== red ==
==> flow/design.v (excerpt) <==
module microprocessor #(parameter N = 8, ROM_addressBits = 6, RF_addressBits = 3) (
  input  logic                           clk             ,
  input  logic                           rst_n           ,
  input  logic [ 3+2*(RF_addressBits):0] ROM_data        ,
  input  logic [                  N-1:0] SRAM_data       ,
  output logic                           overflowPC      ,
  output logic                           ROM_readEnable  ,
  output logic                           SRAM_readEnable ,
  output logic                           SRAM_writeEnable,
  output logic [    ROM_addressBits-1:0] ROM_address     ,
  output logic [(2**RF_addressBits)-1:0] SRAM_address    ,
  output logic [                  N-1:0] SRAM_data_in
);
Size in the first run: about 1200 cells after synthesis, roughly 46 I/O pins, ~8400 um2 of cells after synthesis.
Settings: LEC_CHECK=0, ABC_AREA=1, CAP_MARGIN=20, CELL_PAD_IN_SITES_DETAIL_PLACEMENT=0, CORE_MARGIN=2, CORE_UTILIZATION=70, CTS_CLUSTER_DIAMETER=43, CTS_CLUSTER_SIZE=20, SETUP_SLACK_MARGIN=1.21, SLEW_MARGIN=20; clock period 4.94 ns.
run.sh (not shown) runs the stock make flow with config.mk's settings and CLKGATE_MAP_FILE=.
red | ERROR | global routing
--- input diff red..blue ---
-- flow/config.mk --
<<< red, line 11
export CORE_MARGIN = 2
export CORE_UTILIZATION = 70
export CTS_CLUSTER_DIAMETER = 43
export CTS_CLUSTER_SIZE = 20
export SETUP_SLACK_MARGIN = 1.21
export SLEW_MARGIN = 20
>>> blue, line 11
export CORE_MARGIN = 2
export CORE_UTILIZATION = 71
export CTS_CLUSTER_DIAMETER = 230
export CTS_CLUSTER_SIZE = 42
export SETUP_SLACK_MARGIN = 0.6
export SLEW_MARGIN = 20
==> flow/constraint.sdc <==
create_clock -name core_clock -period 5.86 [get_ports {clk}]
set_input_delay 1.1720 -clock core_clock [delete_from_list [all_inputs] [get_ports {clk}]]
set_output_delay 1.1720 -clock core_clock [all_outputs]
set_load 0.01 [all_outputs]
==> results <==
- blue: flow completed, timing, DRC and antenna clean
- Delta (blue minus red): synthesized area has remained practically unchanged, placed wire-length estimate after detailed placement has decreased, count of different cell masters after synthesis has remained practically unchanged.
- From red to blue, clock sink count did not move at all.
- Number of gates resized after CTS in blue is 204 lower than in red
- Relative to red, the number of setup buffers added after CTS of blue is lower by 38.
- Relative to red, die area decreased by 180 um2 in blue.
> inputs changed (blue -> green)
==> flow/config.mk <==
export PLATFORM = sky130hd
export DESIGN_NAME = microprocessor
export DESIGN_NICKNAME = microprocessor
export VERILOG_FILES = /design/flow/design.v
export SDC_FILE = /design/flow/constraint.sdc
export NUM_CORES = 4
export LEC_CHECK = 0
export CAP_MARGIN = 20
export CORE_MARGIN = 2
export CORE_UTILIZATION = 9
export SLEW_MARGIN = 20
==> flow/constraint.sdc <==
create_clock -name core_clock -period 6.16 [get_ports {clk}]
set_input_delay 1.2320 -clock core_clock [delete_from_list [all_inputs] [get_ports {clk}]]
set_output_delay 1.2320 -clock core_clock [all_outputs]
set_load 0.01 [all_outputs]
- Going from blue to green, the die area was enlarged.
- Compared with blue, green shows a higher number of antenna violations at the first check in global routing.
- In the reports for green and blue, the smaller fraction of the mapped netlist area in adder cells belongs to green.
- As far as number of top-level pins goes, green and blue are indistinguishable; the numbers are identical.
- Power down 12% in green wrt blue
- Going from blue to green, net count after synthesis went down by 99; sequential share of power now sits higher; worst setup slack went down 0.47 ns; number of buffers added for setup after CTS dropped 1.
- Diff blue -> green | worst hold slack | increase of 0.044 ns
The following lists how orange was set up differently from green:
-- flow/config.mk --
<<< green, line 7
export LEC_CHECK = 0
export CAP_MARGIN = 20
export CORE_MARGIN = 2
export CORE_UTILIZATION = 9
export SLEW_MARGIN = 20
>>> orange, line 7
export LEC_CHECK = 0
export ABC_AREA = 1
export CAP_MARGIN = 20
export CORE_MARGIN = 2
export CORE_UTILIZATION = 71
export PLACE_DENSITY = 0.35
export SETUP_SLACK_MARGIN = 1.08
export SLEW_MARGIN = 20
==> flow/constraint.sdc <==
create_clock -name core_clock -period 3.83 [get_ports {clk}]
set_input_delay 0.7660 -clock core_clock [delete_from_list [all_inputs] [get_ports {clk}]]
set_output_delay 0.7660 -clock core_clock [all_outputs]
set_load 0.01 [all_outputs]
Notes after the runs:
- Summary of green and orange: one run falls short of a clean finish, namely orange.
- orange has effective utilization at floorplan above what green had.
- Complex-gate fraction of the synthesized area delta for orange relative to green: 11 points lower
- Taking green as the reference point, the die area of orange falls by 87%.
- Area of the synthesized netlist per yosys stat on orange is down relative to green.
- Going from green to orange, total nets after synthesis grew by a little under 10%.
- orange gives more arithmetic-cell share of the synthesized area counting full adders, half adders and majority gates than green did.
What purple does differently from orange at the input level:
-- flow/config.mk --
<<< orange, line 10
export CORE_MARGIN = 2
export CORE_UTILIZATION = 71
export PLACE_DENSITY = 0.35
export SETUP_SLACK_MARGIN = 1.08
export SLEW_MARGIN = 20
>>> purple, line 10
export CORE_MARGIN = 2
export CORE_UTILIZATION = 72
export PLACE_DENSITY = 0.65
export SETUP_SLACK_MARGIN = -0.13
export SLEW_MARGIN = 20
==> flow/constraint.sdc <==
create_clock -name core_clock -period 4.3 [get_ports {clk}]
set_input_delay 0.8600 -clock core_clock [delete_from_list [all_inputs] [get_ports {clk}]]
set_output_delay 0.8600 -clock core_clock [all_outputs]
set_load 0.01 [all_outputs]
Synthesis-stage register bit count across orange and purple: no real change.
Of orange and purple, the run reporting the higher die outline width was orange.
Area of the core | purple below orange
orange -> purple: chip area in the Yosys report flat
Total instance count after detailed placement, orange and purple: lower on purple
Status(purple) = ERROR, stage = global routing
Taking orange as 1.0, purple lands at 1.07 on final weighted congestion in routability-driven placement.
Die size improves in purple relative to orange.
Compared with orange, in purple post-detailed-placement half-perimeter wirelength shrank by 680 um, total cell area at the placement stage shrank by 2.3%.
Power and IR drop assume default switching activity.
